<file path="flow/design.v">
`timescale 1ns/1ns
module dma_ahb_fifo_sync_small
     #(parameter FDW =32,   
                 FAW =4,   
                 FULN=4)   
(
       input   wire           rst  
     , input   wire           clr  
     , input   wire           clk
     , output  wire           wr_rdy
     , input   wire           wr_vld
     , input   wire [FDW-1:0] wr_din
     , input   wire           rd_rdy
     , output  wire           rd_vld
     , output  wire [FDW-1:0] rd_dout
     , output  wire           full
     , output  wire           empty
     , output  wire           fullN   
     , output  wire           emptyN  
     , output  reg  [FAW:0]   rd_cnt  
     , output  wire [FAW:0]   wr_cnt  
);
   localparam FDT = 1<<FAW;
   reg  [FAW:0]   fifo_head;  
   reg  [FAW:0]   fifo_tail;  
   reg  [FAW:0]   next_tail;
   reg  [FAW:0]   next_head;
   wire [FAW-1:0] read_addr = (rd_vld&rd_rdy) ? next_head[FAW-1:0]
                                              : fifo_head[FAW-1:0];
   always @(posedge clk or posedge rst) begin
      if (rst) begin
          fifo_tail <= 0;
          next_tail <= 1;
      end else if (clr) begin
          fifo_tail <= 0;
          next_tail <= 1;
      end else begin
          if (!full && wr_vld) begin
              fifo_tail <= next_tail;
              next_tail <= next_tail + 1;
          end 
      end
   end
   always @(posedge clk or posedge rst) begin
      if (rst) begin
          fifo_head <= 0;
          next_head <= 1;
      end else if (clr) begin
          fifo_head <= 0;
          next_head <= 1;
      end else begin
          if (!empty && rd_rdy) begin
              fifo_head <= next_head;
              next_head <= next_head + 1;
          end
      end
   end
   assign  wr_cnt = FDT-rd_cnt;
   always @(posedge clk or posedge rst) begin
      if (rst) begin
         rd_cnt <= 0;
      end else if (clr) begin
         rd_cnt <= 0;
      end else begin
         if (wr_vld&&!full&&(!rd_rdy||(rd_rdy&&empty))) begin
             rd_cnt <= rd_cnt + 1;
         end else
         if (rd_rdy&&!empty&&(!wr_vld||(wr_vld&&full))) begin
             rd_cnt <= rd_cnt - 1;
         end
      end
   end
   assign rd_vld = ~empty;
   assign wr_rdy = ~full;
   assign empty  = (fifo_head == fifo_tail);
   assign full   = (rd_cnt>=FDT);
   assign fullN  = (rd_cnt>=(FDT-FULN));
   assign emptyN = (rd_cnt<=FULN);
   reg [FDW-1:0] Mem [0:FDT-1];
   assign rd_dout  = Mem[fifo_head[FAW-1:0]];
   always @(posedge clk) begin
       if (!full && wr_vld) begin
           Mem[fifo_tail[FAW-1:0]] <= wr_din;
       end
   end
endmodule
`timescale 1ns/1ns
module dma_ahb_csr #(parameter T_ADDR_WID=8)
(
       input   wire                   RESET_N
     , input   wire                   CLK
     , input   wire [T_ADDR_WID-1:0]  T_ADDR
     , input   wire                   T_WREN
     , input   wire                   T_RDEN
     , input   wire [31:0]            T_WDATA
     , output  reg  [31:0]            T_RDATA
     , output  wire                   IRQ
     , output  wire            DMA_EN
     , output  wire            DMA_GO
     , input   wire            DMA_BUSY
     , input   wire            DMA_DONE
     , output  wire  [31:0]    DMA_SRC
     , output  wire  [31:0]    DMA_DST
     , output  wire  [15:0]    DMA_BNUM  
     , output  wire  [ 4:0]    DMA_BURST  
);
   localparam CSRA_NAME0   = 8'h00,
              CSRA_NAME1   = 8'h04,
              CSRA_NAME2   = 8'h08,
              CSRA_NAME3   = 8'h0C,
              CSRA_COMP0   = 8'h10,
              CSRA_COMP1   = 8'h14,
              CSRA_COMP2   = 8'h18,
              CSRA_COMP3   = 8'h1C,
              CSRA_VERSION = 8'h20,
              CSRA_CONTROL = 8'h30,
              CSRA_NUM     = 8'h40,
              CSRA_SOURCE  = 8'h44,
              CSRA_DEST    = 8'h48;
   wire [31:0] csr_name0   = "DMA "; 
   wire [31:0] csr_name1   = "AHB "; 
   wire [31:0] csr_name2   = "    "; 
   wire [31:0] csr_name3   = "    "; 
   wire [31:0] csr_comp0   = "DYNA"; 
   wire [31:0] csr_comp1   = "LITH"; 
   wire [31:0] csr_comp2   = "    "; 
   wire [31:0] csr_comp3   = "    "; 
   wire [31:0] csr_version = 32'h20140429;
   reg         csr_ctl_en;  
   reg         csr_ctl_ip;  
   reg         csr_ctl_ie;  
   reg         csr_num_go;  
   reg  [ 4:0] csr_num_burst;  
   reg  [15:0] csr_num_byte;  
   reg  [31:0] csr_source;  
   reg  [31:0] csr_dest;  
   always @ (posedge CLK or negedge RESET_N) begin
   if (RESET_N==1'b0) begin
       T_RDATA <= 'h0;
   end else begin
      if (T_RDEN) begin
         case (T_ADDR) 
           CSRA_NAME0   : T_RDATA <= csr_name0  ;
           CSRA_NAME1   : T_RDATA <= csr_name1  ;
           CSRA_NAME2   : T_RDATA <= csr_name2  ;
           CSRA_NAME3   : T_RDATA <= csr_name3  ;
           CSRA_COMP0   : T_RDATA <= csr_comp0  ;
           CSRA_COMP1   : T_RDATA <= csr_comp1  ;
           CSRA_COMP2   : T_RDATA <= csr_comp2  ;
           CSRA_COMP3   : T_RDATA <= csr_comp3  ;
           CSRA_VERSION : T_RDATA <= csr_version;
           CSRA_CONTROL : T_RDATA <= {csr_ctl_en  
                                     ,29'h0       
                                     ,csr_ctl_ip  
                                     ,csr_ctl_ie  
                                     };
           CSRA_NUM     : T_RDATA <= {csr_num_go     
                                     ,DMA_BUSY       
                                     ,DMA_DONE       
                                     ,8'h0          
                                     ,csr_num_burst  
                                     ,csr_num_byte   
                                     };
           CSRA_SOURCE  : T_RDATA <= csr_source;
           CSRA_DEST    : T_RDATA <= csr_dest;
           default: begin
                    T_RDATA <=32'h0;
           end
         endcase
      end else T_RDATA <= 'h0;
   end  
   end  
   always @ (posedge CLK or negedge RESET_N) begin
   if (RESET_N==1'b0) begin
       csr_ctl_en    <= 1'b0;
       csr_num_burst <= 1'b1;
       csr_num_byte  <= 16'h0;
       csr_source    <= 32'h0;
       csr_dest      <= 32'h0;
   end else begin
      if (T_WREN) begin
         case (T_ADDR) 
           CSRA_CONTROL : csr_ctl_en  
                          <= T_WDATA[31];
           CSRA_NUM     : begin
                          csr_num_burst  
                          <= (T_WDATA[20:16]<4) ? 1
                           : (T_WDATA[20:16]<8) ? 4
                           : (T_WDATA[20:16]<16) ? 8
                           : 16;
                          csr_num_byte   
                          <= T_WDATA[15:0];
                          end
           CSRA_SOURCE  : csr_source <= T_WDATA;
           CSRA_DEST    : csr_dest <= T_WDATA;
         endcase
      end
   end  
   end  
   always @ (posedge CLK or negedge RESET_N) begin
   if (RESET_N==1'b0) begin
       csr_num_go <= 1'b0;  
   end else begin
       if (T_WREN&&(T_ADDR==CSRA_NUM)) begin
           csr_num_go  <= csr_ctl_en & T_WDATA[31];
       end else begin
           if (DMA_DONE) csr_num_go <= 1'b0;
       end
   end  
   end  
   always @ (posedge CLK or negedge RESET_N) begin
   if (RESET_N==1'b0) begin
       csr_ctl_ie <= 1'b0;  
       csr_ctl_ip <= 1'b0;  
   end else begin
       if (T_WREN&&(T_ADDR==CSRA_CONTROL)) begin
           csr_ctl_ie            <= T_WDATA[0];
           csr_ctl_ip            <= (T_WDATA[1]==1'b1) ? 1'b0 : csr_ctl_ip;
       end else begin
           if (csr_ctl_ie & DMA_GO & DMA_DONE)
               csr_ctl_ip <= 1'b1;
       end
   end  
   end  
   assign IRQ = csr_ctl_ip;
   assign DMA_EN = csr_ctl_en;
   assign DMA_GO = csr_ctl_en & csr_num_go;
   assign DMA_SRC = csr_source;
   assign DMA_DST = csr_dest;
   assign DMA_BNUM = csr_num_byte;
   assign DMA_BURST = csr_num_burst;
endmodule
`timescale  1ns/1ns
module dma_ahb_csr_ahb
(
       input   wire          HRESETn 
     , input   wire          HCLK
     , input   wire          HSEL
     , input   wire  [31:0]  HADDR
     , input   wire  [ 1:0]  HTRANS
     , input   wire          HWRITE
     , input   wire  [ 2:0]  HSIZE
     , input   wire  [ 2:0]  HBURST
     , input   wire  [31:0]  HWDATA
     , output  reg   [31:0]  HRDATA
     , output  wire  [ 1:0]  HRESP
     , input   wire          HREADYin
     , output  reg           HREADYout
     , output  wire          IRQ
     , output  wire          DMA_EN
     , output  wire          DMA_GO
     , input   wire          DMA_BUSY
     , input   wire          DMA_DONE
     , output  wire  [31:0]  DMA_SRC
     , output  wire  [31:0]  DMA_DST
     , output  wire  [15:0]  DMA_BNUM  
     , output  wire  [ 4:0]  DMA_BURST  
);
   assign HRESP = 2'b00;  
   localparam T_ADDR_WID = 8;
   reg  [T_ADDR_WID-1:0] T_ADDR;
   reg                   T_WREN;
   reg                   T_RDEN;
   reg  [31:0]           T_WDATA;  
   wire [31:0]           T_RDATA;  
   reg  [ 2:0]           T_SIZE;
   reg [2:0] state;
   localparam STH_IDLE   = 3'h0,
              STH_WRITE0 = 3'h1,
              STH_WRITE1 = 3'h2,
              STH_READ0  = 3'h3, 
              STH_READ1  = 3'h4;
   always @ (posedge HCLK or negedge HRESETn) begin
       if (HRESETn==0) begin
           HRDATA    <=  ~'h0;
           HREADYout <=  1'b1;
           T_ADDR    <=   'h0;
           T_WREN    <=  1'b0;
           T_RDEN    <=  1'b0;
           T_WDATA   <=  ~'h0;
           T_SIZE    <=  3'h0;
           state     <= STH_IDLE;
       end else begin  
           case (state)
           STH_IDLE: begin
                T_RDEN    <= 1'b0;
                T_WREN    <= 1'b0;
                if (HSEL && HREADYin) begin
                   case (HTRANS)
                   2'b00, 2'b01: begin  
                          HREADYout <= 1'b1;
                          T_RDEN    <= 1'b0;
                          T_WREN    <= 1'b0;
                          state     <= STH_IDLE;
                    end  
                   2'b10, 2'b11: begin  
                          HREADYout <= 1'b0;
                          T_ADDR    <= HADDR[T_ADDR_WID-1:0];
                          T_SIZE    <= HSIZE;
                          if (HWRITE) begin  
                              state  <= STH_WRITE0;
                          end else begin  
                              T_RDEN <= 1'b1;  
                              state  <= STH_READ0;
                          end
                    end  
                   endcase  
                end else begin 
                    T_WREN    <= 1'b0;
                    T_RDEN    <= 1'b0;
                    HREADYout <= 1'b1;
                end
                end  
           STH_WRITE0: begin
                     T_WREN    <= 1'b1;
                     T_WDATA   <= HWDATA;
                     HREADYout <= 1'b1;
                     state     <= STH_WRITE1;
                end  
           STH_WRITE1: begin
                     T_WREN    <= 1'b0;
                     T_WDATA   <= 32'b0;
                     HREADYout <= 1'b1;
                     state     <= STH_IDLE;
                end  
           STH_READ0: begin
                    T_RDEN    <= 1'b0;
                    state     <= STH_READ1;
                end  
           STH_READ1: begin
                    HREADYout <= 1'b1;
                    HRDATA    <= T_RDATA;
                    state     <= STH_IDLE;
                end  
           endcase  
       end  
   end  
   dma_ahb_csr #(.T_ADDR_WID(T_ADDR_WID))
   u_csr (
       .RESET_N   (HRESETn)
     , .CLK       (HCLK   )
     , .T_ADDR    (T_ADDR )
     , .T_WREN    (T_WREN )
     , .T_RDEN    (T_RDEN )
     , .T_WDATA   (T_WDATA)
     , .T_RDATA   (T_RDATA)
     , .IRQ       (IRQ    )
     , .DMA_EN    (DMA_EN   )
     , .DMA_GO    (DMA_GO   )
     , .DMA_BUSY  (DMA_BUSY )
     , .DMA_DONE  (DMA_DONE )
     , .DMA_SRC   (DMA_SRC  )
     , .DMA_DST   (DMA_DST  )
     , .DMA_BNUM  (DMA_BNUM ) 
     , .DMA_BURST (DMA_BURST) 
   );
endmodule
`timescale 1ns/1ns
module dma_ahb_master
(
       input   wire            HRESETn
     , input   wire            HCLK
     , output  reg             HBUSREQ
     , input   wire            HGRANT
     , output  reg   [31:0]    HADDR
     , output  reg   [ 1:0]    HTRANS
     , output  reg             HWRITE
     , output  reg   [ 2:0]    HSIZE
     , output  reg   [ 2:0]    HBURST
     , output  wire  [ 3:0]    HPROT
     , output  reg   [31:0]    HWDATA
     , input   wire  [31:0]    HRDATA
     , input   wire  [ 1:0]    HRESP
     , input   wire            HREADY
     , input   wire            DMA_EN
     , input   wire            DMA_GO
     , output  reg             DMA_BUSY
     , output  reg             DMA_DONE
     , input   wire  [31:0]    DMA_SRC
     , input   wire  [31:0]    DMA_DST
     , input   wire  [15:0]    DMA_BNUM  
     , input   wire  [ 4:0]    DMA_BURST  
);
   assign HPROT  = 4'b0011;
   reg [31:0] dma_rd_addr;
   reg [15:0] dma_rd_bnum;
   reg [ 4:0] dma_rd_burst;
   reg [31:0] dma_rd_data;
   reg [31:0] dma_wr_addr;
   reg [15:0] dma_wr_bnum;
   reg [ 4:0] dma_wr_burst;
   reg [31:0] dma_wr_data;
   reg        dma_wr_data_vld;
   reg [ 6:0] bnum;  
   reg         fifo_wr_vld;
   wire        fifo_wr_rdy;
   reg  [31:0] fifo_wr_dat;
   wire        fifo_rd_vld;
   reg         fifo_rd_rdy;
   wire [31:0] fifo_rd_dat;
   wire        fifo_empty ;
   wire        fifo_full  ;
   localparam ST_READY    = 'h0
            , ST_START    = 'h1
            , ST_RD_ARB_S = 'h2
            , ST_RD_S0    = 'h3
            , ST_RD_S1    = 'h4
            , ST_WR_ARB_S = 'h5
            , ST_WR_S0    = 'h6
            , ST_WR_S1    = 'h7
            , ST_RD_ARB_B = 'h8
            , ST_RD_B0    = 'h9
            , ST_RD_B1    = 'hA
            , ST_RD_B2    = 'hB
            , ST_WR_ARB_B = 'hC
            , ST_WR_B0    = 'hD
            , ST_CHECK    = 'hE
            , ST_DONE     = 'hF;
   reg [3:0] state;
   always @ (posedge HCLK or negedge HRESETn) begin
   if (HRESETn==1'b0) begin
       HBUSREQ         <=  1'b0;
       HADDR           <=~32'h0;
       HTRANS          <=  2'b0;
       HSIZE           <=  3'b0;
       HBURST          <=  3'b0;
       HWRITE          <=  1'b0;
       HWDATA          <=~32'h0;
       DMA_BUSY        <=  1'b0;
       DMA_DONE        <=  1'b0;
       dma_rd_addr     <=~32'h0;
       dma_rd_bnum     <= 16'h0;  
       dma_rd_burst    <=  5'h0;
       dma_rd_data     <=~32'h0;
       dma_wr_addr     <=~32'h0;
       dma_wr_bnum     <= 16'h0;  
       dma_wr_burst    <=  5'h0;
       dma_wr_data     <=~32'h0;
       dma_wr_data_vld <= 1'b0;
       bnum            <=  6'h0;  
       fifo_wr_vld     <=  1'b0;
       fifo_wr_dat     <= 32'h0;
       fifo_rd_rdy     <=  1'b0;
       state           <= ST_READY;
   end else if (DMA_EN==1'b0) begin
       HBUSREQ         <=  1'b0;
       HADDR           <=~32'h0;
       HTRANS          <=  2'b0;
       HSIZE           <=  3'b0;
       HBURST          <=  3'b0;
       HWRITE          <=  1'b0;
       HWDATA          <=~32'h0;
       DMA_BUSY        <=  1'b0;
       DMA_DONE        <=  1'b0;
       dma_rd_addr     <=~32'h0;
       dma_rd_bnum     <= 16'h0;  
       dma_rd_burst    <=  5'h0;
       dma_rd_data     <=~32'h0;
       dma_wr_addr     <=~32'h0;
       dma_wr_bnum     <= 16'h0;  
       dma_wr_burst    <=  5'h0;
       dma_wr_data     <=~32'h0;
       dma_wr_data_vld <= 1'b0;
       bnum            <=  6'h0;  
       fifo_wr_vld     <=  1'b0;
       fifo_wr_dat     <= 32'h0;
       fifo_rd_rdy     <=  1'b0;
       state           <= ST_READY;
   end else begin
   case (state)
   ST_READY: begin
      if ((DMA_GO==1'b1)&&(DMA_BNUM>0)&&(DMA_BURST>0)) begin
          DMA_BUSY     <= 1'b1;
          DMA_DONE     <= 1'b0;
          dma_rd_addr  <= DMA_SRC;
          dma_rd_bnum  <= DMA_BNUM;
          dma_rd_burst <=  5'h0;
          dma_wr_addr  <= DMA_DST;
          dma_wr_bnum  <= DMA_BNUM;
          dma_wr_burst <=  5'h0;
          bnum         <=  6'h0;
          HBUSREQ      <=  1'b1;  
          state        <= ST_START;
      end
      end  
   ST_START: begin
      HBUSREQ <= 1'b1;
      if ( (DMA_BURST==5'h1)||          
           (dma_rd_addr[1:0]!=2'b00)||  
           (dma_rd_bnum<4)||            
           (dma_rd_bnum<(DMA_BURST<<2))) begin
           bnum  <= (dma_rd_addr[1:0]!=2'b00) ? 1
                  : (dma_rd_bnum<4) ? 1
                  : 4;
           state <= ST_RD_ARB_S;
      end else begin
           bnum  <= 4;
           state <= ST_RD_ARB_B;
      end
      end  
   ST_RD_ARB_S: begin
      if (HGRANT&HREADY) begin
          HBUSREQ <= 1'b0;
          HADDR   <= dma_rd_addr;
          HSIZE   <= (bnum==1'b1) ? 3'b000 : 3'b010;  
          HTRANS  <= 2'b10;   
          HBURST  <= 3'b000;  
          state   <= ST_RD_S0;
      end
      end  
   ST_RD_S0: begin
      if (HREADY==1'b1) begin
          HTRANS  <= 2'b00;  
          state   <= ST_RD_S1;
      end
      end  
   ST_RD_S1: begin
      if (HREADY==1'b1) begin
          dma_rd_addr   <= dma_rd_addr + bnum;
          dma_rd_bnum   <= dma_rd_bnum - bnum;
          dma_rd_data   <= HRDATA;
          HBUSREQ       <= 1'b1;
          state         <= ST_WR_ARB_S;
      end
      end  
   ST_WR_ARB_S: begin
      if (HGRANT&HREADY) begin
          HBUSREQ  <= 1'b0;
          HADDR    <= dma_wr_addr;
          HWRITE   <= 1'b1;
          HSIZE   <= (bnum==1'b1) ? 3'b000 : 3'b010;  
          HTRANS   <= 2'b10;  
          HBURST   <= 3'b000;  
          state    <= ST_WR_S0;
      end
      end  
   ST_WR_S0: begin
      if (HREADY==1'b1) begin
          HTRANS      <= 2'b00;  
          HWRITE      <= 1'b0;
          HWDATA      <= dma_rd_data;
          dma_wr_addr <= dma_wr_addr + bnum;
          dma_wr_bnum <= dma_wr_bnum - bnum;
          state       <= ST_WR_S1;
      end
      end  
   ST_WR_S1: begin
      if (HREADY==1'b1) begin
          state       <= ST_CHECK;
      end
      end  
   ST_RD_ARB_B: begin
      if (HGRANT&HREADY) begin
          HADDR   <= dma_rd_addr;
          HSIZE   <= 3'b010;  
          HTRANS  <= 2'b10;   
          case (DMA_BURST)
           4: HBURST <= 3'b011;  
           8: HBURST <= 3'b101;  
          16: HBURST <= 3'b111;  
          default: HBURST <= 3'b001;  
          endcase
          dma_rd_addr  <= dma_rd_addr + bnum;
          dma_rd_burst <= dma_rd_burst + 1;
          state        <= ST_RD_B0;
      end
      end  
   ST_RD_B0: begin
      if (HREADY==1'b1) begin
          if (dma_rd_burst<DMA_BURST) begin
              HADDR        <= dma_rd_addr;
              HTRANS       <= 2'b11;   
              dma_rd_addr  <= dma_rd_addr + bnum;
              dma_rd_burst <= dma_rd_burst + 1;
          end else begin
              HBUSREQ     <= 1'b0;
              HTRANS      <= 2'b00;   
          end
          state <= ST_RD_B1;
      end
      end  
   ST_RD_B1: begin
      if (HREADY==1'b1) begin
          dma_rd_bnum <= dma_rd_bnum - bnum;
          fifo_wr_vld <= 1'b1;
          fifo_wr_dat <= HRDATA;
          if (dma_rd_burst<DMA_BURST) begin
              HADDR        <= dma_rd_addr;
              HTRANS       <= 2'b11;   
              dma_rd_addr  <= dma_rd_addr + bnum;
              dma_rd_burst <= dma_rd_burst + 1;
          end else begin
              HTRANS      <= 2'b00;   
          end
          if (dma_rd_burst==(DMA_BURST-2)) begin
              HBUSREQ     <= 1'b0;
          end
          if (dma_rd_burst==DMA_BURST) begin
              state   <= ST_RD_B2;
          end
      end else begin
          fifo_wr_vld <= 1'b0;
      end
      end  
   ST_RD_B2: begin
      if (HREADY==1'b1) begin
          dma_rd_bnum <= dma_rd_bnum - bnum;
          fifo_wr_vld <= 1'b1;
          fifo_wr_dat <= HRDATA;
          HBUSREQ <= 1'b1;
          state   <= ST_WR_ARB_B;
      end else begin
          fifo_wr_vld <= 1'b0;
      end
      end  
   ST_WR_ARB_B: begin
      fifo_wr_vld <= 1'b0;
      if (HGRANT&HREADY) begin
          HADDR   <= dma_wr_addr;
          HWRITE  <= 1'b1;
          HSIZE   <= 3'b010;  
          HTRANS  <= 2'b10;   
          case (DMA_BURST)
           4: HBURST <= 3'b011;  
           8: HBURST <= 3'b101;  
          16: HBURST <= 3'b111;  
          default: HBURST <= 3'b001;  
          endcase
          dma_wr_addr  <= dma_wr_addr + bnum;
          dma_wr_burst <= dma_wr_burst + 1;
          fifo_rd_rdy  <= 1'b1;
          state        <= ST_WR_B0;
      end
      end  
   ST_WR_B0: begin
      if (HREADY==1'b1) begin
          HWDATA          <= (dma_wr_data_vld) ? dma_wr_data : fifo_rd_dat;
          dma_wr_data_vld <= 1'b0;
          fifo_rd_rdy     <= 1'b1;
          dma_wr_bnum     <= dma_wr_bnum - bnum;
          if (dma_wr_burst<DMA_BURST) begin
              HADDR        <= dma_wr_addr;
              HTRANS       <= 2'b11;   
              dma_wr_addr  <= dma_wr_addr + bnum;
              dma_wr_burst <= dma_wr_burst + 1;
          end else begin
              HWRITE  <= 1'b0;
              HTRANS  <= 2'b00;   
          end
          if (dma_wr_burst==(DMA_BURST-2)) begin
              HBUSREQ <= 1'b0;
          end 
          if (dma_wr_burst==DMA_BURST) begin
              fifo_rd_rdy <= 1'b0;
              state       <= ST_CHECK;
          end
      end else begin
          fifo_rd_rdy     <= 1'b0;
          dma_wr_data_vld <= 1'b1;
          dma_wr_data     <= (dma_wr_data_vld) ? dma_wr_data : fifo_rd_dat;
      end
      end  
   ST_CHECK: begin
      fifo_rd_rdy <= 1'b0;
      if (HREADY==1'b0) begin
      end else if (dma_rd_bnum>0) begin
         HBUSREQ      <= 1'b1;
         dma_rd_burst <= 5'h0;
         dma_wr_burst <= 5'h0;
         state        <= ST_START;
      end else begin
         DMA_BUSY <= 1'b0;
         DMA_DONE <= 1'b1;
         state    <= ST_DONE;
      end
      end  
   ST_DONE: begin
      if (DMA_GO==1'b0) begin
         DMA_DONE <= 1'b0;
         state    <= ST_READY;
      end
      end  
   endcase
   end  
   end  
   dma_ahb_fifo_sync_small
   u_fifo (
       .rst     (~HRESETn   ) 
     , .clr     (1'b0       ) 
     , .clk     (HCLK       )
     , .wr_rdy  (fifo_wr_rdy)
     , .wr_vld  (fifo_wr_vld)
     , .wr_din  (fifo_wr_dat)
     , .rd_rdy  (fifo_rd_rdy)
     , .rd_vld  (fifo_rd_vld)
     , .rd_dout (fifo_rd_dat)
     , .full    (fifo_full  )
     , .empty   (fifo_empty )
     , .fullN   () 
     , .emptyN  () 
     , .rd_cnt  () 
     , .wr_cnt  () 
   );
endmodule
`timescale 1ns/1ns
module dma_ahb_simple
(
       input   wire          HRESETn
     , input   wire          HCLK
     , input   wire          S_HSEL
     , input   wire  [31:0]  S_HADDR
     , input   wire  [ 1:0]  S_HTRANS
     , input   wire          S_HWRITE
     , input   wire  [ 2:0]  S_HSIZE
     , input   wire  [ 2:0]  S_HBURST
     , input   wire  [31:0]  S_HWDATA
     , output  wire  [31:0]  S_HRDATA
     , output  wire  [ 1:0]  S_HRESP
     , input   wire          S_HREADYin
     , output  wire          S_HREADYout
     , output  wire          IRQ
     , output  wire          M_HBUSREQ
     , input   wire          M_HGRANT
     , output  wire  [31:0]  M_HADDR
     , output  wire  [ 1:0]  M_HTRANS
     , output  wire          M_HWRITE
     , output  wire  [ 2:0]  M_HSIZE
     , output  wire  [ 2:0]  M_HBURST
     , output  wire  [ 3:0]  M_HPROT
     , output  wire  [31:0]  M_HWDATA
     , input   wire  [31:0]  M_HRDATA
     , input   wire  [ 1:0]  M_HRESP
     , input   wire          M_HREADY
);
   wire            DMA_EN   ;  
   wire            DMA_GO   ;
   wire            DMA_BUSY ;
   wire            DMA_DONE ;
   wire  [31:0]    DMA_SRC  ;  
   wire  [31:0]    DMA_DST  ;  
   wire  [15:0]    DMA_BNUM ;  
   wire  [ 4:0]    DMA_BURST;  
   dma_ahb_csr_ahb
   u_csr (
       .HRESETn   (HRESETn    )
     , .HCLK      (HCLK       )
     , .HSEL      (S_HSEL     )
     , .HADDR     (S_HADDR    )
     , .HTRANS    (S_HTRANS   )
     , .HWRITE    (S_HWRITE   )
     , .HSIZE     (S_HSIZE    )
     , .HBURST    (S_HBURST   )
     , .HWDATA    (S_HWDATA   )
     , .HRDATA    (S_HRDATA   )
     , .HRESP     (S_HRESP    )
     , .HREADYin  (S_HREADYin )
     , .HREADYout (S_HREADYout)
     , .IRQ       (IRQ        )
     , .DMA_EN    (DMA_EN     )
     , .DMA_GO    (DMA_GO     )
     , .DMA_BUSY  (DMA_BUSY   )
     , .DMA_DONE  (DMA_DONE   )
     , .DMA_SRC   (DMA_SRC    )
     , .DMA_DST   (DMA_DST    )
     , .DMA_BNUM  (DMA_BNUM   )
     , .DMA_BURST (DMA_BURST  )
   );
   dma_ahb_master
   u_master (
       .HRESETn   (HRESETn    )
     , .HCLK      (HCLK       )
     , .HBUSREQ   (M_HBUSREQ  )
     , .HGRANT    (M_HGRANT   )
     , .HADDR     (M_HADDR    )
     , .HTRANS    (M_HTRANS   )
     , .HWRITE    (M_HWRITE   )
     , .HSIZE     (M_HSIZE    )
     , .HBURST    (M_HBURST   )
     , .HPROT     (M_HPROT    )
     , .HWDATA    (M_HWDATA   )
     , .HRDATA    (M_HRDATA   )
     , .HRESP     (M_HRESP    )
     , .HREADY    (M_HREADY   )
     , .DMA_EN    (DMA_EN     )
     , .DMA_GO    (DMA_GO     )
     , .DMA_BUSY  (DMA_BUSY   )
     , .DMA_DONE  (DMA_DONE   )
     , .DMA_SRC   (DMA_SRC    )
     , .DMA_DST   (DMA_DST    )
     , .DMA_BNUM  (DMA_BNUM   )
     , .DMA_BURST (DMA_BURST  )
   );
endmodule
</file>
<file path="flow/run.sh">
#!/bin/bash
# the make line also repeats each setting of config.mk as NAME=value (left out here)
make -C /OpenROAD-flow-scripts/flow DESIGN_CONFIG=/design/flow/config.mk WORK_HOME=/design/flow/orfs CLKGATE_MAP_FILE= finish
</file>
<file path="flow/config.mk">
export PLATFORM = sky130hd
export DESIGN_NAME = dma_ahb_simple
export DESIGN_NICKNAME = dma_ahb_simple
export VERILOG_FILES = /design/flow/design.v
export SDC_FILE = /design/flow/constraint.sdc
export NUM_CORES = 4
export LEC_CHECK = 0
export CAP_MARGIN = 20
export CORE_MARGIN = 2
export CORE_UTILIZATION = 70
export SETUP_SLACK_MARGIN = -0.16
export SLEW_MARGIN = 20
</file>
<file path="flow/constraint.sdc">
create_clock -name core_clock -period 2.16 [get_ports {HCLK}]
set_input_delay 0.4320 -clock core_clock [delete_from_list [all_inputs] [get_ports {HCLK}]]
set_output_delay 0.4320 -clock core_clock [all_outputs]
set_load 0.01 [all_outputs]
</file>
==> results_dict.tcl, run 1 <==
# collected from the flow reports
set metrics [dict create \
    synthTopLogicFamily "multiplexers" \
    core_util_floorplan_pct 70.6 \
    portBuffers 185 \
    clkSinkCount 1018 \
    ctsLongestPathBuffers 3 \
    htree_levels 3 \
    postSynthSeqShare_pct 65.2 \
    status "did not finish" \
    dieArea_um2 64200 \
    die_x_um 253 \
    placed_cells 4372 \
    synthDistinctLibCells 85 \
    ys_cells 3161 \
    io_pins 227 \
    ys_sh_mux_pct 12.5 \
    edf_count 512 \
    cts_buffers 99 \
    ys_sh_simple_pct 7.64 \
    cts_root_buf "clkbuf_16" \
    avgSynthCellArea_um2 13.8 \
    syn_area_um2 43500 \
    dpl.hpwl_um 85800 \
    synth_cells 3161 \
    yosys_warnings 4 \
    top_area_cell "edfxtp_1" \
    ys_ff 1018 \
    gp_congestion 1.00 \
    synth-adder-area-share_pct 0.909 \
    yosys-top-cells-count "edfxtp_1 (512), dfstp_2 (262), dfrtp_1 (244), nor2_1 (226), nand2_1 (218)" \
    synth-area-yosys_um2 43500 \
    synthArstFlopShare_pct 49.7 \
    num_rows 91 \
    ys_sh_aoi_pct 10.8 \
    haltStage "global routing" \
    top_cell "edfxtp_1" \
    top_cells_by_area "edfxtp_1 (35%), dfstp_2 (16%), dfrtp_1 (14%), mux4_2 (4.8%), mux2i_1 (4.1%)" \
    synth-xor-area-share_pct 0.564 \
    top_cell_area_share_pct 35.3 \
    ys.flop_type "edfxtp_1" \
    core-area_um2 61600 \
    die_y_um 253 \
    placed_area_um2 49700 \
]
[what timing repair did]
action,4_1_cts
hold buffers,1
gates cloned,7
pin swaps,40
hold endpoints to repair,14
setup endpoints to repair,211
gates resized,146
buffers inserted,35
[stage by stage]
step	TNS [ns]	hold slack, ns	worst slack, ns
2_1_floorplan	-202.46	0.136	-0.583
3_3_place_gp	-31.86	0.359	-0.375
3_5_place_dp	-45.71	0.366	-0.403
4_1_cts	-33.37	0.314	-0.316
==> run 2, diff against run 1 <==
- ABC_AREA: not set -> 1
- CORE_UTILIZATION: 70 -> 68
- CTS_CLUSTER_DIAMETER: not set -> 246
- MAX_ROUTING_LAYER: not set -> met4
- SETUP_SLACK_MARGIN: -0.16 -> not set
- clock period: 2.16 -> 2.71 ns (I/O delays scaled with it)
==> results_dict.tcl, run 2 <==
# flow metrics
set metrics [dict create \
    r2r.worst_path.cells 13 \
    p_clk_share_pct 46.2 \
    switchingPower_mw 6.93 \
    clk_pin_slew_ns 0.06 \
    met3_usage_pct 6.63 \
    grt_overflow_total 0 \
    skew_ns 0.0391 \
    rsz0062_at_grt "false" \
    hold_path_class "reg2reg" \
    yosys-top-cells-count "nand2_1 (1,778), inv_1 (687), nand3_1 (531), edfxtp_1 (512), o21ai_0 (313)" \
    path_class "reg2reg" \
    first_pass_iters 8 \
    io_pins 227 \
    cts_root_buf "clkbuf_16" \
    cts_buffers 102 \
    grt_use_total_pct 39.0 \
    critPathCaptureType "flop" \
    fin_tns_setup_ns 0 \
    seqCellArea_um2 28400 \
    grt_max_degree 130 \
    p_comb_mw 1.09 \
    worstPathRequired_ns 3.28 \
    dpl.hpwl_um 85200 \
    synth-area-yosys_um2 47400 \
    ys_sh_simple_pct 22.9 \
    cellLeakagePower_nw 25.9 \
    path_buffers 3 \
    top_cell "nand2_1" \
    grt-busiest-layer "met2" \
    critical_path_cell_count 13 \
    viasPerCell 5.82 \
    holdPathStages 0 \
    finalPower_mw 32.8 \
    ys_sh_mux_pct 0.0713 \
    synth_cells 5375 \
    core_util_floorplan_pct 68.8 \
    setup_viol 0 \
    nets 5681 \
    post_cts_buffers 0 \
    synth-xor-area-share_pct 0.721 \
    ctsLongestPathBuffers 3 \
    htree_levels 3 \
    post-route-drc-count 0 \
    edf_count 512 \
    fillCellCount 4490 \
    crit_arrival_ns 3.11 \
    use_met1_pct 48.6 \
    ys.flop_type "edfxtp_1" \
    pwr-share-seq_pct 50.5 \
    finalCriticalPeriod_ns 2.55 \
    reg2reg_to "u_master.HWDATA[13]$_DFFE_PN1P_" \
    worstSetupStartpoint "u_master.u_fifo.fifo_head[0]$_DFFE_PN0P_" \
    num_rows 96 \
    ys_sh_aoi_pct 7.48 \
    power_leader "sequential cells" \
    drt_iter0_drc 4405 \
    r2r_slack_ns 0.16 \
    die_y_um 268 \
    syn_to_final_growth_pct 15.1 \
    utilization_pct 79.2 \
    grt_util_met2_pct 62.2 \
    yosys_warnings 4 \
    synthDistinctLibCells 52 \
    swShare_pct 21.2 \
    vias 38144 \
    ant_nets 0 \
    wl_um 135000 \
    worstPathMaxFanout 93 \
    syn_area_um2 47400 \
    ys_cells 5375 \
    cap_violations 0 \
    top_cell_area_share_pct 32.5 \
    slew_headroom_pct 35.7 \
    grt_pass1_wl_um 207000 \
    status "finished clean" \
    setup.worst_path.end "u_master.HWDATA[13]$_DFFE_PN1P_" \
    synthArstFlopShare_pct 49.7 \
    drt-wirelength-per-cell_um 20.5 \
    startpoint_type "flop" \
    portBuffers 185 \
    clkSinkCount 1018 \
    clock.fmax_mhz 393 \
    top_area_cell "edfxtp_1" \
    postSynthSeqShare_pct 59.9 \
    top_cells_by_area "edfxtp_1 (32%), dfstp_2 (15%), nand2_1 (14%), dfrtp_1 (13%), nand3_1 (5.6%)" \
    p_int_mw 25.8 \
    finalClockPeriodUsage_pct 93.9 \
    core-area_um2 68800 \
    avgSynthCellArea_um2 8.81 \
    whs_ns 0.373 \
    peakVddDrop_mv 0.753 \
    slowest_stage "dfrtp_4" \
    hold_viol 0 \
    grt_pass1_vias 36963 \
    warnings 66 \
    min-delay-start "u_csr.state[4]$_DFF_PN0_" \
    timing.final.max_slew_violations 0 \
    tightest_slew_ns 0.963 \
    clkLatencyLatePin_ns 0.68 \
    crit_family "simple AND/OR/NAND/NOR gates" \
    powerDensity_nw_per_um2 601 \
    crit_chain "buf_12 > inv_6 > buf_12 > nand2_1 > nand2_1 > nand2_1 > nand3_1 > nand2_1 > nand2_1 > nand3_1 > nand2_1 > nand2_1 > a21oi_1" \
    synth-adder-area-share_pct 0.835 \
    pg_clk_mw 15.1 \
    r2r-start "u_master.u_fifo.fifo_head[0]$_DFFE_PN0P_" \
    ys_ff 1018 \
    comb_area_um2 15300 \
    dieArea_um2 71800 \
    synthTopLogicFamily "simple AND/OR/NAND/NOR gates" \
    die_x_um 268 \
    cp_slowest_stage_delay_ns 0.49 \
    min_delay_worst_endpoint "u_csr.state[1]$_DFF_PN0_" \
    antenna_found_initial 4 \
    cp_common_cell "nand2_1" \
    gp_congestion 0.983 \
    seq_power_mw 16.5 \
    cts_tree "built" \
    p_comb_share_pct 3.3 \
]
[run 2: final cells by class]
class / instances / area share, %
Multi-Input combinational cell: 3392 / 28.1
Inverter: 712 / 4.92
Clock buffer: 131 / 5.09
Tap cell: 931 / 2.14
Clock inverter: 59 / 1.53
Antenna cell: 4 / 0.0184
Sequential cell: 1018 / 52.1
Timing Repair Buffer: 311 / 6.11
[run 2: stage by stage]
stage | worst slack [ns] | cells | area [um2]
global placement | 0.178 | 6363 | 50900
detailed placement | 0.128 | 6363 | 50900
finish | 0.165 | 6558 | 54500
CTS | 0.206 | 6554 | 54500
global route | 0.0328 | 6558 | 54500
floorplan | 0.173 | 5381 | 47400
[run 2: routing by layer]
metal | routed length (um) | part of all wire (%)
met5 | 0 | 0
met4 | 7470 | 5.5
met2 | 64900 | 48
met1 | 50200 | 37
met3 | 12100 | 9.0
[run 2: timing repair]
item                                   4_1_cts  5_1_grt
hold buffers                                 1        0
setup endpoints to repair                    0        5
resized                                      0        3
endpoints found under the hold margin       18        0
==> run 3, diff against run 2 <==
- CORE_MARGIN: 2 -> 10
- CORE_UTILIZATION: 68 -> 62
- CTS_CLUSTER_DIAMETER: 246 -> 176
- GPL_ROUTABILITY_DRIVEN: not set -> 0
- HOLD_SLACK_MARGIN: not set -> 0.17
- SETUP_SLACK_MARGIN: not set -> 0.21
- clock period: 2.71 -> 2.83 ns (I/O delays scaled with it)
==> results_dict.tcl, run 3 <==
# flow metrics
set metrics [dict create \
    status "finished clean" \
    edf_count 512 \
    warnings 70 \
    seqCellArea_um2 28400 \
    drt-wirelength-per-cell_um 20.5 \
    critPathCaptureType "output port" \
    dieArea_um2 87800 \
    seq_power_mw 15.8 \
    use_met1_pct 39.1 \
    post_cts_buffers 0 \
    num_rows 101 \
    finalPower_mw 30.5 \
    finalCriticalPeriod_ns 2.50 \
    worstPathMaxFanout 2 \
    top_cells_by_area "edfxtp_1 (32%), dfstp_2 (15%), nand2_1 (14%), dfrtp_1 (13%), nand3_1 (5.6%)" \
    synth-area-yosys_um2 47400 \
    r2r-start "u_csr.u_csr.csr_num_burst[3]$_DFFE_PN0P_" \
    syn_to_final_growth_pct 14.5 \
    cts_root_buf "clkbuf_16" \
    antenna_found_initial 1 \
    grt-busiest-layer "met2" \
    min-delay-start "u_csr.state[4]$_DFF_PN0_" \
    grt_util_met2_pct 51.2 \
    ys_sh_simple_pct 22.9 \
    ctsLongestPathBuffers 3 \
    setup_viol 0 \
    fin_ws_ns 0.331 \
    grt_use_total_pct 31.7 \
    ant_nets 0 \
    clock.fmax_mhz 400 \
    dp_slack_ns 0.281 \
    synth_cells 5375 \
    pwr-share-seq_pct 51.9 \
    hold_path_class "reg2reg" \
    crit_family "buffers and inverters" \
    grt_overflow_total 0 \
    top_cell "nand2_1" \
    met3_usage_pct 5.40 \
    r2r_slack_ns 0.37 \
    nets 5672 \
    portBuffers 185 \
    post-route-drc-count 0 \
    rsz0062_at_grt "true" \
    power_leader "sequential cells" \
    yosys_warnings 4 \
    cts_buffers 103 \
    synthTopLogicFamily "simple AND/OR/NAND/NOR gates" \
    cp_slowest_stage_delay_ns 0.72 \
    path_buffers 1 \
    path_class "reg2out" \
    die_y_um 296 \
    syn_area_um2 47400 \
    io_pins 227 \
    skew_ns 0.0285 \
    clk_pin_slew_ns 0.06 \
    yosys-top-cells-count "nand2_1 (1,778), inv_1 (687), nand3_1 (531), edfxtp_1 (512), o21ai_0 (313)" \
    first_pass_iters 6 \
    powerDensity_nw_per_um2 563 \
    synthArstFlopShare_pct 49.7 \
    fillCellCount 5750 \
    grt_pass1_vias 36003 \
    comb_area_um2 15300 \
    ys_sh_mux_pct 0.0713 \
    swShare_pct 22.1 \
    slew_headroom_pct 37.3 \
    vias 37334 \
    p_clk_share_pct 44.7 \
    top_area_cell "edfxtp_1" \
    core-area_um2 75800 \
    core_util_floorplan_pct 62.5 \
    crit_arrival_ns 1.93 \
    grt_pass1_wl_um 208000 \
    clkLatencyLatePin_ns 0.68 \
    ys_ff 1018 \
    critical_path_cell_count 1 \
    worstPathRequired_ns 2.26 \
    ys_cells 5375 \
    reg2reg_to "u_master.dma_rd_addr[2]$_DFFE_PN1P_" \
    min_delay_worst_endpoint "u_csr.state[1]$_DFF_PN0_" \
    htree_levels 3 \
    cellLeakagePower_nw 25.7 \
    drt_iter0_drc 3553 \
    avgSynthCellArea_um2 8.81 \
    synth-xor-area-share_pct 0.721 \
    tightest_slew_ns 0.940 \
    holdPathStages 0 \
    r2r.worst_path.cells 12 \
    finalClockPeriodUsage_pct 88.3 \
    crit_chain "clkdlybuf4s50_1" \
    cap_violations 0 \
    viasPerCell 5.66 \
    setup.worst_path.end "M_HWDATA[31]" \
    synth-adder-area-share_pct 0.835 \
    dpl.hpwl_um 86700 \
    worstSetupStartpoint "u_master.HWDATA[31]$_DFFE_PN1P_" \
    cts_tree "built" \
    top_cell_area_share_pct 32.5 \
    grt_max_degree 130 \
    clkSinkCount 1018 \
    wl_um 135000 \
    ys_sh_aoi_pct 7.48 \
    timing.final.max_slew_violations 0 \
    pg_clk_mw 13.6 \
    ys.flop_type "edfxtp_1" \
    die_x_um 296 \
    p_int_mw 23.8 \
    postSynthSeqShare_pct 59.9 \
    switchingPower_mw 6.74 \
    synthDistinctLibCells 52 \
    whs_ns 0.373 \
    p_comb_share_pct 3.4 \
    hold_viol 0 \
    utilization_pct 71.5 \
    fin_tns_setup_ns 0 \
    p_comb_mw 1.03 \
    startpoint_type "flop" \
    slowest_stage "clkdlybuf4s50_1" \
    peakVddDrop_mv 0.515 \
]
[run 3: final cells by class]
type                    instances  area share (%)
flip-flops and latches       1018            52.3
multi-input cells            3392            28.3
repair buffers                301            5.92
clock buffers                 148            5.35
inverters                     712            4.95
well taps                     978            2.26
clock inverters                48           0.897
diodes                          1         0.00461
[run 3: routing by layer]
metal / up-vias / share of wire (%)
li1: 17632 / -
met1: 17765 / 40
met2: 1586 / 48
met3: 351 / 7.8
met4: 0 / 4.7
met5: - / 0
[run 3: repair_timing]
action                                  in CTS  in global routing
hold buffers                                 1                  0
resized                                      0                  6
endpoints found under the setup margin       0                  7
hold endpoints to repair                    46                  0
[run 3: per-stage QoR]
step                std cells  cell area, um2
floorplan                5381           47400
global placement         6400           50800
detailed placement       6400           50800
CTS                      6597           54200
global route             6598           54200
finish                   6598           54200
==> run 4, diff against run 3 <==
- ABC_AREA: 1 -> 0
- CAP_MARGIN: 20 -> 15
- CELL_PAD_IN_SITES_GLOBAL_PLACEMENT: not set -> 0
- CORE_MARGIN: 10 -> 2
- CORE_UTILIZATION: 62 -> 67
- CTS_CLUSTER_DIAMETER: 176 -> not set
- CTS_CLUSTER_SIZE: not set -> 33
- GPL_ROUTABILITY_DRIVEN: 0 -> 1
- GPL_TIMING_DRIVEN: not set -> 1
- HOLD_SLACK_MARGIN: 0.17 -> 0.29
- MAX_ROUTING_LAYER: met4 -> not set
- SETUP_SLACK_MARGIN: 0.21 -> -0.2
- clock period: 2.83 -> 2.24 ns (I/O delays scaled with it)
==> results_dict.tcl, run 4 <==
# flow metrics
set metrics [dict create \
    status "complete, but fails checks" \
    check.faults "setup timing" \
    slowest_stage "nor3_1" \
    cts_tree "built" \
    hold_path_class "in2async" \
    core-area_um2 64300 \
    core_util_floorplan_pct 67.6 \
    ys_ff 1018 \
    dpl.hpwl_um 84900 \
    cp_common_cell "buf_4" \
    gp_congestion 0.990 \
    first_pass_iters 9 \
    ys_sh_mux_pct 12.5 \
    drt-wirelength-per-cell_um 35.7 \
    portBuffers 185 \
    io_pins 227 \
    hold_viol 0 \
    cellLeakagePower_nw 18.7 \
    num_rows 93 \
    critical_path_cell_count 7 \
    switchingPower_mw 8.32 \
    dieArea_um2 67000 \
    worstSetupStartpoint "u_master.u_fifo.fifo_head[2]$_DFFE_PN0P_" \
    avgSynthCellArea_um2 13.8 \
    grt_max_degree 92 \
    top_area_cell "edfxtp_1" \
    die_x_um 259 \
    p_comb_share_pct 1.2 \
    cap_violations 0 \
    synth-area-yosys_um2 43500 \
    yosys-top-cells-count "edfxtp_1 (512), dfstp_2 (262), dfrtp_1 (244), nor2_1 (226), nand2_1 (218)" \
    cts_buffers 100 \
    whs_ns 0.307 \
    setup_viol 235 \
    grt_pass1_wl_um 226000 \
    ys.flop_type "edfxtp_1" \
    pwr-share-seq_pct 51.5 \
    grt_use_total_pct 46.5 \
    critPathCaptureType "flop" \
    finalClockPeriodUsage_pct 128 \
    r2r-start "u_master.u_fifo.fifo_head[2]$_DFFE_PN0P_" \
    powerDensity_nw_per_um2 702 \
    yosys_warnings 4 \
    setup.worst_path.end "u_master.dma_wr_data[0]$_DFFE_PN1P_" \
    synth-xor-area-share_pct 0.564 \
    ys_sh_simple_pct 7.64 \
    clk_pin_slew_ns 0.07 \
    edf_count 512 \
    clock.fmax_mhz 348 \
    synthTopLogicFamily "multiplexers" \
    drt_iter0_drc 6018 \
    viasPerCell 7.52 \
    ys_cells 3161 \
    grt-busiest-layer "met2" \
    r2r.worst_path.cells 7 \
    power_leader "sequential cells" \
    top_cells_by_area "edfxtp_1 (35%), dfstp_2 (16%), dfrtp_1 (14%), mux4_2 (4.8%), mux2i_1 (4.1%)" \
    fin_ws_ns -0.630 \
    die_y_um 259 \
    synthArstFlopShare_pct 49.7 \
    finalPower_mw 37.9 \
    pg_clk_mw 17.9 \
    use_met1_pct 53.3 \
    syn_to_final_growth_pct 24.1 \
    finalCriticalPeriod_ns 2.87 \
    peakVddDrop_mv 0.765 \
    fin_tns_setup_ns -31.33 \
    r2r_slack_ns -0.63 \
    seq_power_mw 19.5 \
    ctsLongestPathBuffers 3 \
    reg2reg_to "u_master.dma_wr_data[0]$_DFFE_PN1P_" \
    clkSinkCount 1018 \
    finalInstanceArea_um2 54000 \
    p_clk_share_pct 47.3 \
    vias 34553 \
    top_cell_area_share_pct 35.3 \
    syn_area_um2 43500 \
    timing.final.max_slew_violations 0 \
    antenna_found_initial 6 \
    grt_overflow_total 0 \
    top_cell "edfxtp_1" \
    wl_um 164000 \
    synth_cells 3161 \
    worstPathMaxFanout 11 \
    clkLatencyLatePin_ns 0.71 \
    slew_headroom_pct 28.3 \
    htree_levels 3 \
    path_buffers 4 \
    tightest_slew_ns 1.07 \
    placed_area_um2 49500 \
    rsz0062_at_grt "true" \
    skew_ns 0.0718 \
    ys_sh_aoi_pct 10.8 \
    synthDistinctLibCells 85 \
    worstPathRequired_ns 2.80 \
    path_class "reg2reg" \
    grt_util_met2_pct 75.1 \
    ant_nets 0 \
    p_int_mw 29.6 \
    swShare_pct 21.9 \
    synth-adder-area-share_pct 0.909 \
    postSynthSeqShare_pct 65.2 \
    warnings 68 \
    startpoint_type "flop" \
    cp_slowest_stage_delay_ns 0.89 \
    cts_root_buf "clkbuf_16" \
    grt_pass1_vias 34444 \
    post-route-drc-count 0 \
    crit_arrival_ns 3.43 \
    met3_usage_pct 11.0 \
    nets 3795 \
    crit_chain "buf_4 > buf_4 > nor3_1 > buf_4 > a221oi_4 > buf_4 > a31oi_1" \
    crit_family "buffers and inverters" \
    p_comb_uw 458 \
]
run 4: through the flow:
step | instances | util (%) | worst slack [ns]
after floorplan | 3167 | - | -0.620
after global placement | 4373 | 76.9 | -0.469
after detailed placement | 4373 | 76.9 | -0.491
after CTS | 4574 | 82.8 | -0.340
after global routing | 4594 | 83.9 | -0.609
final | 4596 | 83.9 | -0.630
run 4: repair_timing:
item,in CTS,in global routing
hold endpoints to repair,204,0
setup buffers,11,29
cloned,3,4
resized,41,132
endpoints found under the setup margin,60,155
hold buffers,1,0
pin swaps,21,35
run 4: cell type report:
class	instances	area [um2]
Sequential cell	1018	28400
Multi-Input combinational cell	1899	15000
Fill cell	2857	10300
Timing Repair Buffer	602	5990
Clock buffer	146	2860
Tap cell	855	1070
Clock inverter	43	548
Inverter	30	115
Antenna cell	3	7.51
run 4: per-layer routing:
metal	vias up	wire, um
li1	13048	-
met1	16601	49600
met2	3663	75300
met3	1237	20600
met4	4	18700
met5	-	23
==> run 5, diff against run 4 <==
- ABC_AREA: 0 -> not set
- CAP_MARGIN: 15 -> 20
- CELL_PAD_IN_SITES_DETAIL_PLACEMENT: not set -> 2
- CELL_PAD_IN_SITES_GLOBAL_PLACEMENT: 0 -> not set
- CORE_ASPECT_RATIO: not set -> 0.64
- CORE_UTILIZATION: 67 -> 50
- CTS_CLUSTER_SIZE: 33 -> not set
- GPL_ROUTABILITY_DRIVEN: 1 -> 0
- GPL_TIMING_DRIVEN: 1 -> 0
- HOLD_SLACK_MARGIN: 0.29 -> not set
- MAX_ROUTING_LAYER: not set -> met5
- PLACE_DENSITY_LB_ADDON: not set -> 0.13
- SETUP_SLACK_MARGIN: -0.2 -> not set
- SLEW_MARGIN: 20 -> 30
- clock period: 2.24 -> 5.28 ns (I/O delays scaled with it)
==> results_dict.tcl, run 5 <==
# flow metrics
set metrics [dict create \
    core-area_um2 86200 \
    p_comb_uw 205 \
    yosys_warnings 4 \
    vias 39984 \
    swShare_pct 24.9 \
    post-route-drc-count 0 \
    p_comb_share_pct 1.2 \
    synth-adder-area-share_pct 0.909 \
    startpoint_type "flop" \
    finalPower_mw 16.4 \
    tightest_slew_ns 1.71 \
    synthArstFlopShare_pct 49.7 \
    seqCellArea_um2 28400 \
    whs_ns 0.285 \
    path_buffers 3 \
    syn_to_final_growth_pct 18.2 \
    die_y_um 240 \
    avgSynthCellArea_um2 13.8 \
    synthDistinctLibCells 85 \
    top_cell "edfxtp_1" \
    htree_levels 3 \
    portBuffers 184 \
    critical_path_cell_count 10 \
    ant_nets 0 \
    comb_area_um2 14400 \
    io_pins 227 \
    clkLatencyLatePin_ns 0.78 \
    r2r-start "u_csr.u_csr.csr_num_burst[4]$_DFFE_PN0P_" \
    r2r_slack_ns -0.11 \
    worstSetupStartpoint "u_csr.u_csr.csr_num_burst[4]$_DFFE_PN0P_" \
    synth-area-yosys_um2 43500 \
    cts_root_buf "clkbuf_16" \
    path_class "reg2reg" \
    core_util_floorplan_pct 50.5 \
    syn_area_um2 43500 \
    cp_common_cell "clkbuf_1" \
    synthTopLogicFamily "multiplexers" \
    drt_iter0_drc 8845 \
    finalClockPeriodUsage_pct 102 \
    seq_power_mw 8.28 \
    skew_ns 0.0659 \
    viasPerCell 8.41 \
    fillCellCount 7378 \
    ys.flop_type "edfxtp_1" \
    finalInstanceArea_um2 51400 \
    grt_max_degree 96 \
    setup_viol 11 \
    grt_pass1_vias 39140 \
    cap_violations 1 \
    dpl.hpwl_um 136000 \
    drt-wirelength-per-cell_um 53.7 \
    wl_um 255000 \
    top_area_cell "edfxtp_1" \
    warnings 64 \
    yosys-top-cells-count "edfxtp_1 (512), dfstp_2 (262), dfrtp_1 (244), nor2_1 (226), nand2_1 (218)" \
    slew_headroom_pct -15.1 \
    grt_pass1_wl_um 321000 \
    ys_sh_aoi_pct 10.8 \
    powerDensity_nw_per_um2 319 \
    pwr-share-seq_pct 50.5 \
    placed_area_um2 48000 \
    power_leader "sequential cells" \
    critPathCaptureType "flop" \
    antenna_found_initial 32 \
    ys_cells 3161 \
    first_pass_iters 8 \
    slowest_stage "a221oi_2" \
    grt_overflow_total 0 \
    reg2reg_to "u_master.dma_wr_addr[30]$_DFFE_PN1P_" \
    pg_clk_mw 7.92 \
    synth_cells 3161 \
    ys_sh_simple_pct 7.64 \
    worstPathRequired_ns 5.88 \
    crit_family "AND-OR/OR-AND gates" \
    ctsLongestPathBuffers 3 \
    top_cell_area_share_pct 35.3 \
    ys_sh_mux_pct 12.5 \
    cellLeakagePower_nw 17.2 \
    cp_slowest_stage_delay_ns 0.67 \
    clock.fmax_mhz 185 \
    r2r.worst_path.cells 10 \
    cts_buffers 95 \
    edf_count 512 \
    ys_ff 1018 \
    p_clk_share_pct 48.3 \
    crit_chain "clkbuf_1 > inv_1 > ha_1 > and3_1 > a221oi_2 > o32a_1 > nand2_1 > nor2_4 > clkbuf_1 > a21oi_1" \
    hold_viol 0 \
    hold_path_class "in2async" \
    cts_hold_buf 0 \
    switchingPower_mw 4.09 \
    postSynthSeqShare_pct 65.2 \
    peakVddDrop_mv 0.330 \
    num_rows 86 \
    die_x_um 373 \
    worstPathMaxFanout 10 \
    status "complete, but fails checks" \
    rsz0062_at_grt "false" \
    p_int_mw 12.3 \
    clk_pin_slew_ns 0.08 \
    check.faults "capacitance limit, slew limit, setup timing" \
    clkSinkCount 1018 \
    cts_tree "built" \
    fin_ws_ns -0.113 \
    top_cells_by_area "edfxtp_1 (35%), dfstp_2 (16%), dfrtp_1 (14%), mux4_2 (4.8%), mux2i_1 (4.1%)" \
    setup.worst_path.end "u_master.dma_wr_addr[30]$_DFFE_PN1P_" \
    crit_arrival_ns 5.99 \
    synth-xor-area-share_pct 0.564 \
    timing.final.max_slew_violations 2 \
    utilization_pct 59.7 \
    nets 3656 \
    grt_use_total_pct 51.4 \
    dieArea_um2 89500 \
    finalCriticalPeriod_ns 5.39 \
]
-- run 5: repair_timing --
item / CTS / global route
gates resized: 2 / 9
setup buffers: 0 / 2
pin swaps: 0 / 1
endpoints found under the setup margin: 20 / 23
gates cloned: 0 / 0
-- run 5: final cells by class --
cell class / count / share of cell area, %
Inverter: 30 / 0.219
Sequential cell: 1018 / 55.1
Timing Repair Buffer: 248 / 5.74
Clock buffer: 138 / 5.33
Multi-Input combinational cell: 1899 / 27.9
Tap cell: 1144 / 2.78
Clock inverter: 42 / 0.905
Antenna cell: 17 / 0.0827
Buffer: 220 / 1.88
-- run 5: stage by stage --
stage          setup slack, ns  setup TNS, ns  cells
3_5_place_dp             0.132              0   4553
6_report                -0.113         -0.385   4756
2_1_floorplan             1.57              0   3167
4_1_cts                  0.251              0   4733
5_1_grt                  0.206              0   4743
3_3_place_gp            -18.85       -7964.91   4495
-- run 5: layer usage --
layer,track usage (%),share of wire (%)
met5,1.24,0.31
met2,75.0,40
met3,21.0,16
met4,31.2,10
met1,64.2,33
==> run 6, diff against run 5 <==
- ABC_AREA: not set -> 1
- CELL_PAD_IN_SITES_DETAIL_PLACEMENT: 2 -> not set
- CORE_ASPECT_RATIO: 0.64 -> not set
- CORE_UTILIZATION: 50 -> 71
- CTS_CLUSTER_DIAMETER: not set -> 400
- CTS_CLUSTER_SIZE: not set -> 99
- GPL_ROUTABILITY_DRIVEN: 0 -> not set
- GPL_TIMING_DRIVEN: 0 -> not set
- MAX_ROUTING_LAYER: met5 -> not set
- PLACE_DENSITY_LB_ADDON: 0.13 -> not set
- SETUP_SLACK_MARGIN: not set -> 0.55
- SLEW_MARGIN: 30 -> 20
- clock period: 5.28 -> 1.86 ns (I/O delays scaled with it)
==> results_dict.tcl, run 6 <==
# collected from the flow reports
set metrics [dict create \
    top_cells_by_area "edfxtp_1 (32%), dfstp_2 (15%), nand2_1 (14%), dfrtp_1 (13%), nand3_1 (5.6%)" \
    ys_sh_aoi_pct 7.48 \
    die_y_um 262 \
    core-area_um2 65900 \
    dpl.hpwl_um 97100 \
    synth_cells 5375 \
    synthDistinctLibCells 52 \
    ys.flop_type "edfxtp_1" \
    synthTopLogicFamily "simple AND/OR/NAND/NOR gates" \
    edf_count 512 \
    core_util_floorplan_pct 71.9 \
    ys_sh_mux_pct 0.0713 \
    num_rows 94 \
    ys_cells 5375 \
    synthArstFlopShare_pct 49.7 \
    ctsLongestPathBuffers 3 \
    gp_congestion 0.985 \
    cts_buffers 14 \
    syn_area_um2 47400 \
    ys_ff 1018 \
    synth-xor-area-share_pct 0.721 \
    synth-adder-area-share_pct 0.835 \
    top_cell_area_share_pct 32.5 \
    yosys-top-cells-count "nand2_1 (1,778), inv_1 (687), nand3_1 (531), edfxtp_1 (512), o21ai_0 (313)" \
    status "did not finish" \
    postSynthSeqShare_pct 59.9 \
    dieArea_um2 68800 \
    portBuffers 185 \
    cts_root_buf "clkbuf_16" \
    clkSinkCount 1018 \
    ys_sh_simple_pct 22.9 \
    synth-area-yosys_um2 47400 \
    yosys_warnings 4 \
    avgSynthCellArea_um2 8.81 \
    haltStage "global routing" \
    htree_levels 1 \
    top_area_cell "edfxtp_1" \
    top_cell "nand2_1" \
    die_x_um 262 \
    io_pins 227 \
]
## run 6: stage by stage
stage / power, mW / hold WS, ns / setup slack [ns] / area [um2] / cells
CTS: 33.5 / 0.0679 / -0.375 / 57400 / 6707
floorplan: 25.2 / 0.0764 / -0.264 / 47600 / 5381
global placement: 26.2 / 0.268 / -0.358 / 53400 / 6580
detailed placement: 26.2 / 0.272 / -0.402 / 53400 / 6580
## run 6: timing repair
item / 4_1_cts
cloned: 50
gates resized: 930
pin swaps: 166
endpoints found under the setup margin: 1087
buffers inserted: 52
endpoints found under the hold margin: 214
hold buffers: 1
==> run 7, diff against run 6 <==
- CELL_PAD_IN_SITES_DETAIL_PLACEMENT: not set -> 2
- CORE_ASPECT_RATIO: not set -> 0.97
- CORE_UTILIZATION: 71 -> 40
- CTS_CLUSTER_DIAMETER: 400 -> 366
- CTS_CLUSTER_SIZE: 99 -> not set
- GPL_ROUTABILITY_DRIVEN: not set -> 0
- MAX_ROUTING_LAYER: not set -> met4
- SETUP_SLACK_MARGIN: 0.55 -> not set
- clock period: 1.86 -> 4.5 ns (I/O delays scaled with it)
==> results_dict.tcl, run 7 <==
# collected from the flow reports
set metrics [dict create \
    ys_sh_mux_pct 0.0713 \
    postSynthSeqShare_pct 59.9 \
    core_util_floorplan_pct 40.3 \
    ctsLongestPathBuffers 3 \
    top_area_cell "edfxtp_1" \
    yosys-top-cells-count "nand2_1 (1,778), inv_1 (687), nand3_1 (531), edfxtp_1 (512), o21ai_0 (313)" \
    top_cells_by_area "edfxtp_1 (32%), dfstp_2 (15%), nand2_1 (14%), dfrtp_1 (13%), nand3_1 (5.6%)" \
    haltStage "global routing" \
    htree_levels 3 \
    synth-area-yosys_um2 47400 \
    synthArstFlopShare_pct 49.7 \
    cts_root_buf "clkbuf_16" \
    synth-xor-area-share_pct 0.721 \
    io_pins 227 \
    synth_cells 5375 \
    die_x_um 353 \
    synthTopLogicFamily "simple AND/OR/NAND/NOR gates" \
    dieArea_um2 121000 \
    status "did not finish" \
    ys_cells 5375 \
    avgSynthCellArea_um2 8.81 \
    synth-adder-area-share_pct 0.835 \
    post_cts_buffers 0 \
    placed_area_um2 51000 \
    edf_count 512 \
    core-area_um2 118000 \
    synthDistinctLibCells 52 \
    yosys_warnings 4 \
    die_y_um 343 \
    dp_slack_ns 0.693 \
    top_cell_area_share_pct 32.5 \
    top_cell "nand2_1" \
    ys.flop_type "edfxtp_1" \
    syn_area_um2 47400 \
    ys_sh_aoi_pct 7.48 \
    portBuffers 185 \
    cts_buffers 111 \
    dpl.hpwl_um 151000 \
    clkSinkCount 1018 \
    ys_ff 1018 \
    num_rows 124 \
    ys_sh_simple_pct 22.9 \
    cts_hold_buf 0 \
    ctsResizeCount 0 \
]
## run 7: through the flow
step                      instances  hold WS, ns
after global placement         6955        0.352
after detailed placement       6955        0.389
after floorplan                5381        0.346
after CTS                      7167        0.223
==> run 8, diff against run 7 <==
- ABC_AREA: 1 -> 0
- CAP_MARGIN: 20 -> 40
- CELL_PAD_IN_SITES_DETAIL_PLACEMENT: 2 -> not set
- CELL_PAD_IN_SITES_GLOBAL_PLACEMENT: not set -> 0
- CORE_ASPECT_RATIO: 0.97 -> not set
- CORE_UTILIZATION: 40 -> 70
- CTS_CLUSTER_DIAMETER: 366 -> not set
- CTS_CLUSTER_SIZE: not set -> 33
- GPL_ROUTABILITY_DRIVEN: 0 -> 1
- GPL_TIMING_DRIVEN: not set -> 1
- MAX_ROUTING_LAYER: met4 -> not set
- SETUP_SLACK_MARGIN: not set -> 0.38
- clock period: 4.5 -> 2.66 ns (I/O delays scaled with it)
==> results_dict.tcl, run 8 <==
# flow metrics
set metrics [dict create \
    status "complete, but fails checks" \
    check.faults "setup timing" \
    peakVddDrop_mv 0.859 \
    nets 3697 \
    fin_ws_ns -0.310 \
    p_comb_uw 381 \
    slew_headroom_pct 36.6 \
    wl_met1_um 49100 \
    p_int_mw 25.2 \
    synthTopLogicFamily "multiplexers" \
    placed_area_um2 47900 \
    crit_arrival_ns 3.50 \
    synth-adder-area-share_pct 0.909 \
    rsz0062_at_grt "true" \
    critical_path_cell_count 7 \
    synth-area-yosys_um2 43500 \
    skew_ns 0.0527 \
    pwr-share-seq_pct 51.1 \
    instances_no_fill 4481 \
    top_cells_by_area "edfxtp_1 (35%), dfstp_2 (16%), dfrtp_1 (14%), mux4_2 (4.8%), mux2i_1 (4.1%)" \
    met2_wirelength_um 74800 \
    path_class "reg2reg" \
    dieArea_um2 64200 \
    path_buffers 1 \
    clock.fmax_mhz 337 \
    drt_iter0_drc 6407 \
    top_area_cell "edfxtp_1" \
    clk_pin_slew_ns 0.07 \
    post-route-drc-count 0 \
    core_util_floorplan_pct 70.6 \
    antenna_found_initial 8 \
    worstPathRequired_ns 3.19 \
    edf_count 512 \
    cellLeakagePower_nw 18.7 \
    wl_um 165000 \
    cts_buffers 99 \
    dpl.hpwl_um 77600 \
    placed_cells 4163 \
    ys_sh_simple_pct 7.64 \
    finalInstanceArea_um2 55100 \
    num_rows 91 \
    gp_congestion 0.965 \
    tightest_slew_ns 0.924 \
    slowest_stage "or4b_4" \
    highest_layer "met5" \
    whs_ns 0.400 \
    reg2reg_to "u_master.dma_wr_burst[3]$_DFFE_PN0P_" \
    holdPathStages 0 \
    crit_family "simple AND/OR/NAND/NOR gates" \
    ant_nets 0 \
    critPathCaptureType "flop" \
    p_comb_share_pct 1.2 \
    die_y_um 253 \
    htree_levels 3 \
    grt_use_total_pct 46.0 \
    synth_cells 3161 \
    ys.flop_type "edfxtp_1" \
    finalClockPeriodUsage_pct 112 \
    timing.final.max_slew_violations 0 \
    wl_met3_um 23100 \
    viasPerCell 7.80 \
    core-area_um2 61600 \
    seq_power_mw 16.4 \
    grt_pass1_vias 33456 \
    grt_max_degree 74 \
    fin_tns_setup_ns -0.711 \
    finalCriticalPeriod_ns 2.97 \
    syn_area_um2 43500 \
    clkSinkCount 1018 \
    r2r-start "u_master.dma_rd_bnum[11]$_DFFE_PN0P_" \
    die_x_um 253 \
    ys_sh_aoi_pct 10.8 \
    hold_path_class "reg2reg" \
    power_leader "sequential cells" \
    cp_slowest_stage_delay_ns 0.56 \
    swShare_pct 21.7 \
    setup.worst_path.end "u_master.dma_wr_burst[3]$_DFFE_PN0P_" \
    powerDensity_nw_per_um2 584 \
    clkLatencyLatePin_ns 0.71 \
    top_cell_area_share_pct 35.3 \
    worstPathMaxFanout 4 \
    setup_viol 7 \
    hold_viol 0 \
    avgSynthCellArea_um2 13.8 \
    yosys_warnings 4 \
    drt-wirelength-per-cell_um 36.9 \
    pg_clk_mw 15.4 \
    postSynthSeqShare_pct 65.2 \
    ys_cells 3161 \
    top_cell "edfxtp_1" \
    synthDistinctLibCells 85 \
    yosys-top-cells-count "edfxtp_1 (512), dfstp_2 (262), dfrtp_1 (244), nor2_1 (226), nand2_1 (218)" \
    cap_violations 0 \
    grt_overflow_total 0 \
    min-delay-start "u_csr.state[4]$_DFF_PN0_" \
    portBuffers 185 \
    r2r_slack_ns -0.31 \
    grt_pass1_wl_um 215000 \
    first_pass_iters 9 \
    p_clk_share_pct 47.7 \
    crit_chain "or4_4 > or4b_4 > nor4_4 > a211o_2 > buf_6 > a21oi_4 > o211ai_1" \
    switchingPower_mw 6.97 \
    vias 34931 \
    ys_sh_mux_pct 12.5 \
    cts_tree "built" \
    min_delay_worst_endpoint "u_csr.state[1]$_DFF_PN0_" \
    cts_root_buf "clkbuf_16" \
    syn_to_final_growth_pct 26.7 \
    worstSetupStartpoint "u_master.dma_rd_bnum[11]$_DFFE_PN0P_" \
    ys_ff 1018 \
    synthArstFlopShare_pct 49.7 \
    r2r.worst_path.cells 7 \
    startpoint_type "flop" \
    synth-xor-area-share_pct 0.564 \
    warnings 68 \
    ctsLongestPathBuffers 3 \
    io_pins 227 \
]
-- run 8: final cells by class --
| class | count | area [um2] |
|---|---|---|
| Sequential cell | 1018 | 28400 |
| Multi-Input combinational cell | 1899 | 16400 |
| Fill cell | 2187 | 6470 |
| Timing Repair Buffer | 505 | 5660 |
| Clock buffer | 142 | 2810 |
| Tap cell | 837 | 1050 |
| Clock inverter | 45 | 647 |
| Inverter | 30 | 128 |
| Antenna cell | 5 | 12.5 |
-- run 8: repair_timing --
item / in CTS / in global routing
setup endpoints to repair: 265 / 337
pin swaps: 59 / 80
cloned: 14 / 6
gates resized: 325 / 298
hold buffers: 1 / 0
hold endpoints to repair: 6 / 0
setup buffers: 60 / 44
-- run 8: through the flow --
step | utilization, % | worst slack [ns] | total power [mW]
floorplan | - | -0.0830 | 16.8
global placement | 77.8 | 0.0361 | 17.1
detailed placement | 77.8 | -0.00938 | 17.1
CTS | 86.5 | 0.145 | 31.8
global route | 89.5 | -0.397 | 32.5
finish | 89.5 | -0.310 | 32.2
-- run 8: metal layers --
layer	vias up	global-route usage [%]
met3	1320	10.1
met1	16823	54.4
met5	-	0
met2	3898	73.5
li1	12880	-
met4	10	36.4
No activity file was given, so power comes from the tool's default toggle rates.
